// top_coldstorage
module top_coldstorage(
  input         clk,           
  input         rst_n,         
  output        led_fan,       
  output        led_hum,       
  input         sda_lcd_in,
  output        sda_lcd_oe,
  output        scl_lcd,
  input         rx,
  output        tx
);
For scale: ~3200 cells after synthesis, ~520 flip-flops.
make LEC_CHECK=0 ABC_AREA=1 CAP_MARGIN=20 CORE_ASPECT_RATIO=0.91 CORE_MARGIN=2 CORE_UTILIZATION=72 CTS_CLUSTER_DIAMETER=216 GPL_ROUTABILITY_DRIVEN=1 GPL_TIMING_DRIVEN=1 HOLD_SLACK_MARGIN=0.29 PLACE_DENSITY=0.37 SETUP_SLACK_MARGIN=-0.22 SLEW_MARGIN=40 finish   # period 3.66 ns
run.sh (not shown) runs the stock make flow with config.mk's settings and CLKGATE_MAP_FILE=.
The first run completed, yet does not pass: negative setup slack.
Rerun with:
Settings changed: CORE_ASPECT_RATIO 0.91 to 0.73, HOLD_SLACK_MARGIN 0.29 to not set, PLACE_DENSITY 0.37 to 0.57, SLEW_MARGIN 40 to 20.
The new run completed, yet does not pass: negative setup slack.
Non-clock buffer count goes up by 18.
Maximum frequency goes down by 1.7%.
Clock-buffer cell count goes down by 10.
Final area barely changes.
Via count goes up by about 2%.
Rerun with:
Settings changed: CORE_ASPECT_RATIO 0.73 to 0.89, GPL_ROUTABILITY_DRIVEN 1 to 0, PLACE_DENSITY 0.57 to 0.38, SETUP_SLACK_MARGIN -0.22 to not set.
Clock period 3.66 ns to 3.02 ns, I/O delays scaled along.
Effect:
- The new run ran to the end with violations: negative setup slack
- wire length increases by 14%
- worst setup slack is worse by 0.65 ns
- count of clock-buffer cells in the layout increases by 9
- cell count increases by 3.4%
- sequential share of layout area decreases by 3.0 points
Rerun with:
Settings changed: ABC_AREA 1 to not set, CORE_ASPECT_RATIO 0.89 to not set, CORE_UTILIZATION 72 to 40, CTS_CLUSTER_DIAMETER 216 to not set, GPL_ROUTABILITY_DRIVEN 0 to not set, GPL_TIMING_DRIVEN 1 to not set, PLACE_DENSITY 0.38 to not set.
Clock period 3.02 ns to 5.41 ns, I/O delays scaled along.
What happened: With this change the flow finished with timing, DRC and antenna clean; via count decreases by 19%; synthesized area increases by 0.96%; worst hold slack loses 0.0049 ns; sequential power decreases by 50%; final area decreases by 7.7%; first-iteration DRC count decreases by 54%; synthesized cell count decreases by 9.5%; total power decreases by 52%.

========
v39:
top_coldstorage again, from the RTL that the note above started with.
==> flow/design.v (excerpt) <==
module top_coldstorage(
  input         clk,           
  input         rst_n,         
  output        led_fan,       
  output        led_hum,       
  input         sda_lcd_in,
  output        sda_lcd_oe,
  output        scl_lcd,
  input         rx,
  output        tx
);
clock: 3.94 ns
lec_check: 0
abc_area: 1
cap_margin: 20
core_aspect_ratio: 0.73
core_margin: 2
core_utilization: 72
cts_cluster_diameter: 216
gpl_routability_driven: 1
gpl_timing_driven: 1
place_density: 0.4
setup_slack_margin: 0.95
slew_margin: 20
STATUS run=v39 STAGES=ALL_DONE FINAL_CHECKS=FAILED CAUSE=setup timing
Setup changes, v39 to v50
Settings: swapping 0.4 for 0.57 in PLACE_DENSITY; swapping 72 for 68 in CORE_UTILIZATION; swapping 0.95 for 1.06 in SETUP_SLACK_MARGIN; swapping 1 for 0 in GPL_ROUTABILITY_DRIVEN; swapping 3.94 for 4.16 in the clock period (ns, I/O delays scaled along).
Notes after the runs:
Delta(peak per-stage delay on the critical path, v50 - v39) < 0
v50 — final critical-path setup slack 0.94 ns higher, v39 as reference
The run with more routed wire is v39, not v50.
v50 completed every stage of the flow, and the final layout passed the timing, design-rule and antenna checks.
What the final checks of v39 revealed, after a flow that finished every stage, was a layout that fails on setup timing.
v50 against v39: reg-to-reg setup timing slack increased by 0.94 ns relative to the old numbers, post-layout total power decreased by about 5.4% relative to the old numbers, number of nets with antenna violations after routing closely matched the old numbers.
The number of global-route vias before repair in v50 sits about 6.4% below the value recorded for v39.
Setup changes, v50 to v14
Settings: changing CORE_UTILIZATION from 68 to 48; changing SETUP_SLACK_MARGIN from 1.06 to 0.64; changing CORE_MARGIN from 2 to 8; changing PLACE_DENSITY from 0.57 to 0.65; changing the clock period (ns, I/O delays scaled along) from 4.16 to 4.01.
==> comparison <==
Diff v50 -> v14: number of maximum-capacitance violations comparable, overall power consumption went up. v14 went all the way through the flow, and no timing, DRC or antenna check failed. Re final cycle utilization of the critical path: v50 and v14 aren't equal, and the higher value belongs to v14. Re number of non-clock buffers in the layout: v50 and v14 aren't equal, and the lower value belongs to v14.
> inputs changed (v14 -> v59)
Settings: SETUP_SLACK_MARGIN: 0.64 -> -0.26; PLACE_DENSITY: 0.65 -> 0.67; GPL_ROUTABILITY_DRIVEN: 0 -> 1; the clock period (ns, I/O delays scaled along): 4.01 -> 3.68.
### Flow results
- v14 reached the final stage; the timing, design-rule and antenna checks on its layout passed.
- Although v59 finished all stages, its layout failed final checks on setup timing.
- Compared with v14, in v59 overall global routing resource usage up 0.40 points, final period utilization went up, routed wire length moved down.
- Going from v14 to v59, the count of clock-buffer cells in the layout was found to have gone up by 5.4%.
Setup changes, v59 to v8
Settings: PLACE_DENSITY_LB_ADDON: unset -> 0.26; PLACE_DENSITY: 0.67 -> unset; CORE_MARGIN: 8 -> 5; SETUP_SLACK_MARGIN: -0.26 -> 0.64; the clock period (ns, I/O delays scaled along): 3.68 -> 8.75.
Notes after the runs:
Of v59 and v8, only v8 finishes the flow clean.
v59 finished all stages; layout check result: FAIL, due to setup timing.
Going from v59 to v8, relative contribution of combinational cells to total power decreased 0.2 points, share of total power consumed by net switching essentially unchanged, area growth from synthesis to layout decreased 2.8 points, die width decreased 2.0%, global-route wire length before repair decreased 1.6%.
Compared with v59, in v8 first-pass iteration count of the detailed router saw a decrease, core utilization shows a reduction of 1.4 points, count of routing violations after the opening detailed-route iteration dropped about 20%.
Looking at worst hold margin, v8 sits 0.35 ns higher than v59 does.
Going from v59 to v8, maximum frequency from static timing analysis -29 MHz; power in the clock group has decreased.
Here is what was changed in the inputs of v18 compared with v8.
Settings: CTS_CLUSTER_DIAMETER: 216 -> unset; GPL_TIMING_DRIVEN: 1 -> unset; CORE_MARGIN: 5 -> 2; CORE_UTILIZATION: 48 -> 70; CORE_ASPECT_RATIO: 0.73 -> unset; PLACE_DENSITY_LB_ADDON: 0.26 -> unset; GPL_ROUTABILITY_DRIVEN: 1 -> unset; ABC_AREA: 1 -> unset; SETUP_SLACK_MARGIN: 0.64 -> unset; the clock period (ns, I/O delays scaled along): 8.75 -> 6.72.
[summary]
- Changes observed in v18 relative to v8: total length of routed wires flat; final design area excluding fillers shrank by about 0.7%; die size moved down.

========
Starting RTL as in the previous note.
clock: 4.2 ns
lec_check: 0
abc_area: 1
cap_margin: 20
core_margin: 2
core_utilization: 72
cts_cluster_diameter: 26
place_density_lb_addon: 0.21
setup_slack_margin: 1.09
slew_margin: 20
The starting point stopped in 5_1_grt.
Change:
Settings changed: CORE_UTILIZATION 72 to 70, CTS_CLUSTER_DIAMETER 26 to not set, CTS_CLUSTER_SIZE set to 74, PLACE_DENSITY_LB_ADDON 0.21 to not set, SETUP_SLACK_MARGIN 1.09 to not set.
Clock period 4.2 ns to 5.12 ns, I/O delays scaled along.
After rerunning:
- The changed run completed without violations
- synthesized area is unchanged
- die size is higher by 2.8%
- synthesized cell count does not change
Change:
Settings changed: CTS_CLUSTER_SIZE 74 to not set, SETUP_SLACK_MARGIN set to -0.1.
Clock period 5.12 ns to 3.0 ns, I/O delays scaled along.
=>
- Now the flow produced a layout that fails on negative setup slack
- total power grows by well over a third
- die area stays the same
- wire length goes up by a quarter to a third
- count of clock-buffer cells in the layout went up by 6
- setup slack is worse by 2.6 ns
- final cell count went up by a few percent
Change:
Settings changed: ABC_AREA 1 to not set, CORE_UTILIZATION 70 to 72, PLACE_DENSITY set to 0.65, SETUP_SLACK_MARGIN -0.1 to 1.25.
Clock period 3.0 ns to 6.76 ns, I/O delays scaled along.
What happened: This time the run went through all stages and came out clean. Cell area drops by about 10%. Total power decreases by 63%. Cell count shrinks by 16%. Worst hold slack improved by 0.029 ns.
Change:
Settings changed: CTS_CLUSTER_DIAMETER set to 26, PLACE_DENSITY 0.65 to 0.35, SETUP_SLACK_MARGIN 1.25 to 1.09.
Clock period 6.76 ns to 4.44 ns, I/O delays scaled along.
=>
- core utilization rises by 9.7 points
- power rises by 120%
- first-iteration DRC count rises by 33%
- setup slack got worse by 1.4 ns
- combinational power rises by 79%
- fmax rises by 21%
- final cell count rises by 5.8%
- via count rises by 12%

========
== run B ==
top_coldstorage again, from the RTL that the note above started with.
make LEC_CHECK=0 ABC_AREA=1 CAP_MARGIN=20 CORE_MARGIN=2 CORE_UTILIZATION=72 CTS_CLUSTER_DIAMETER=29 PLACE_DENSITY=0.35 SETUP_SLACK_MARGIN=1.25 SLEW_MARGIN=20 finish   # period 4.15 ns
FAIL run B @ 5_1_grt: tool exited with error
### run B -> run C
- a change of CORE_UTILIZATION from 72 to 53
- a deleted CTS_CLUSTER_DIAMETER that had been 29
- a deleted PLACE_DENSITY that had been 0.35
- a deleted SETUP_SLACK_MARGIN that had been 1.25
- a deleted ABC_AREA that had been 1
- a change of the clock period (ns, I/O delays scaled along) from 4.15 to 5.41
--- outcome ---
- Per the final summary, run C finished and its layout is clean on timing, DRC and antenna.
- Summary of run C over run B: sequential fraction of the synthesis area decreased 0.48 points; TritonCTS buffer count decreased 47; post-synthesis compound-gate area fraction increased 2.9 points; die boundary height increased about 17%.
- Looking at share of the core filled by cells before placement, run C sits 20 points below run B.
- Looking at count of mapped cells out of synthesis, run C sits 305 below run B.
- Run B → run C: number of setup buffers added after CTS decreased by 100 relative to the old numbers, die footprint increased by 14000 µm² relative to the old numbers, cell area reported after detailed placement closely matched the old numbers, total standard cell area after synthesis increased by 260 µm² relative to the old numbers, number of I/O pins closely matched the old numbers.

========
top_coldstorage again, from the RTL that the note above started with.
Settings: LEC_CHECK=0, ABC_AREA=1, CAP_MARGIN=40, CORE_ASPECT_RATIO=1.95, CORE_MARGIN=2, CORE_UTILIZATION=72, CTS_CLUSTER_DIAMETER=391, CTS_CLUSTER_SIZE=95, PLACE_DENSITY_LB_ADDON=0.24, SETUP_SLACK_MARGIN=0.74, SLEW_MARGIN=20; clock period 3.18 ns.
The baseline aborted during 5_1_grt.
Change:
- ABC_AREA: 1 -> not set
- CAP_MARGIN: 40 -> 20
- CORE_ASPECT_RATIO: 1.95 -> not set
- CORE_UTILIZATION: 72 -> 24
- CTS_CLUSTER_DIAMETER: 391 -> not set
- CTS_CLUSTER_SIZE: 95 -> not set
- PLACE_DENSITY_LB_ADDON: 0.24 -> not set
- SETUP_SLACK_MARGIN: 0.74 -> not set
- clock period: 3.18 -> 11.1 ns (I/O delays scaled with it)
Effect: Now the flow ran to the end with no violations. Die size grows to 3.0 times its value. Synthesized area goes up by 0.96%. Synthesized cell count falls by 9.5%.
Change:
- CORE_UTILIZATION: 24 -> 70
- SETUP_SLACK_MARGIN: not set -> 1.09
- clock period: 11.1 -> 4.44 ns (I/O delays scaled with it)
Outcome: Clock-buffer cell count drops by 6; setup slack got worse by 5200 ps; worst hold slack gets worse by 190 ps; core utilization rose by 52 points.

========
Setup of the reference run:
Starting RTL as in the previous note.
Settings: LEC_CHECK=0, ABC_AREA=1, CAP_MARGIN=20, CELL_PAD_IN_SITES_DETAIL_PLACEMENT=0, CORE_ASPECT_RATIO=1.43, CORE_MARGIN=2, CORE_UTILIZATION=40, CTS_CLUSTER_DIAMETER=181, GPL_TIMING_DRIVEN=1, HOLD_SLACK_MARGIN=0.17, PLACE_DENSITY_LB_ADDON=0.3, SETUP_SLACK_MARGIN=-0.02, SLEW_MARGIN=40; clock period 5.69 ns.
Here is what was changed in the inputs of the trial run compared with the reference run.
# the reference run
export LEC_CHECK = 0
export ABC_AREA = 1
export CAP_MARGIN = 20
export CELL_PAD_IN_SITES_DETAIL_PLACEMENT = 0
export CORE_ASPECT_RATIO = 1.43
export CORE_MARGIN = 2
export CORE_UTILIZATION = 40
export CTS_CLUSTER_DIAMETER = 181
export GPL_TIMING_DRIVEN = 1
export HOLD_SLACK_MARGIN = 0.17
export PLACE_DENSITY_LB_ADDON = 0.3
export SETUP_SLACK_MARGIN = -0.02
export SLEW_MARGIN = 40
create_clock -name core_clock -period 5.69 [get_ports {clk}]
# the trial run
export LEC_CHECK = 0
export ABC_AREA = 1
export CAP_MARGIN = 20
export CELL_PAD_IN_SITES_DETAIL_PLACEMENT = 1
export CORE_MARGIN = 2
export CORE_UTILIZATION = 40
export SETUP_SLACK_MARGIN = 1.47
export SLEW_MARGIN = 30
create_clock -name core_clock -period 10.0 [get_ports {clk}]
Results
- Compared with the reference run, the trial run shows a higher clock share of power.
- Compared with the reference run, the trial run shows a lower setup clock skew after layout.
- The trial run against the reference run; wire length is up by more than 10%.
- From the reference run to the trial run the numbers moved as follows: total core area up 0.67%, die span in x up 19%.
- The trial run vs the reference run — reported net switching power dropped by more than a quarter

========
== oak ==
top_coldstorage again, from the RTL that the note above started with.
clock: 6.38 ns
lec_check: 0
abc_area: 1
cap_margin: 20
core_margin: 2
core_utilization: 70
cts_cluster_size: 74
slew_margin: 20
oak reached the end of the flow, and the finished layout is clean on the timing, design-rule and antenna checks.
### oak -> pine
- CORE_UTILIZATION now 40, was 70
- CTS_CLUSTER_SIZE no longer set, was 74
- CTS_CLUSTER_DIAMETER now 190, previously not set
- CORE_MARGIN now 9, was 2
- the clock period (ns, I/O delays scaled along) now 10.0, was 6.38
Results
Lower slack of the critical path was reported by oak, not pine. Compared pine vs oak, and sequential fraction of total cell area is down in pine. pine vs oak, power per cell area went down by 38%. Status: combinational gate area parity (oak, pine).

========
## v40
Starting RTL as in the previous note.
// top_coldstorage
module top_coldstorage(
  input         clk,           
  input         rst_n,         
  output        led_fan,       
  output        led_hum,       
  input         sda_lcd_in,
  output        sda_lcd_oe,
  output        scl_lcd,
  input         rx,
  output        tx
);
make LEC_CHECK=0 ABC_AREA=1 CAP_MARGIN=20 CORE_ASPECT_RATIO=0.73 CORE_MARGIN=8 CORE_UTILIZATION=48 CTS_CLUSTER_DIAMETER=216 GPL_ROUTABILITY_DRIVEN=1 GPL_TIMING_DRIVEN=1 PLACE_DENSITY=0.67 SETUP_SLACK_MARGIN=1.27 SLEW_MARGIN=20 finish   # period 4.26 ns
v40 did not stop at any stage, and its layout met the timing, design-rule and antenna checks.
Input changes introduced in v21 (baseline for comparison: v40):
- swapping 1.27 for 0.81 in SETUP_SLACK_MARGIN
- swapping 1 for 0 in ABC_AREA
==> results <==
Multi-input logic area: v21 higher than v40. Compared to v40, the routing of v21 uses less wire. Compared with v40, in v21 maximum frequency shows a reduction of 3.8%, first-iteration DRC count shows an increase of 249, area fraction in full adders, half adders and majority gates shows no meaningful change. Relative to v40, placed wire-length estimate decreased by 1800 um in v21. | die outline area | v21 vs v40 | worse |.
What v44 does differently from v21 at the input level:
- changing CORE_UTILIZATION from 48 to 72
- changing PLACE_DENSITY from 0.67 to 0.57
- changing SETUP_SLACK_MARGIN from 0.81 to 1.06
- changing CORE_MARGIN from 8 to 2
- changing GPL_ROUTABILITY_DRIVEN from 1 to 0
- changing the clock period (ns, I/O delays scaled along) from 4.26 to 3.57
## What came out
- Every stage of the flow completed for v21, and the final layout passed the timing, design-rule and antenna checks.
- To summarise v44: no stage aborted, but the layout did not pass its checks, failing on negative setup slack.
- Data required time at the worst endpoint in v44 vs v21: down 0.75 ns
- Cell with the biggest individual delay on the critical path: sky130_fd_sc_hd__dfstp_2 -> v21, sky130_fd_sc_hd__or4b_4 -> v44
- uart_string_inst.tx_msg[5][6] as the capture point of the worst path was reported by v21, and uart_string_inst.tx_msg[3][6] by v44.
- | post-detailed-placement cell area | v44 vs v21 | about 1.2% higher |
- In the tables for v44 and v21, switching power as a share of total power reads lower with v44.
> inputs changed (v44 -> v24)
- removing ABC_AREA (formerly 0)
- removing GPL_ROUTABILITY_DRIVEN (formerly 0)
- removing GPL_TIMING_DRIVEN (formerly 1)
- changing SETUP_SLACK_MARGIN from 1.06 to 1.09
- removing CORE_ASPECT_RATIO (formerly 0.73)
- removing PLACE_DENSITY (formerly 0.57)
- changing CTS_CLUSTER_DIAMETER from 216 to 27
- changing the clock period (ns, I/O delays scaled along) from 3.57 to 3.66
Results
- The layout from v24, despite a flow that completed every stage, fails the layout checks, with the failing checks listed as negative setup slack.
- Run comparison: v24 master of the slowest instance on the critical path sky130_fd_sc_hd__dfstp_2; v44 master of the slowest instance on the critical path sky130_fd_sc_hd__or4b_4
- Non-clock buffering overhead in the final layout is higher on v44
- Per the comparison of v24 with v44, sequential share of layout area went down, final non-filler cell total went up, routed wire length went up.
Power figures rest on the tool's default switching activity, not on a simulated workload.
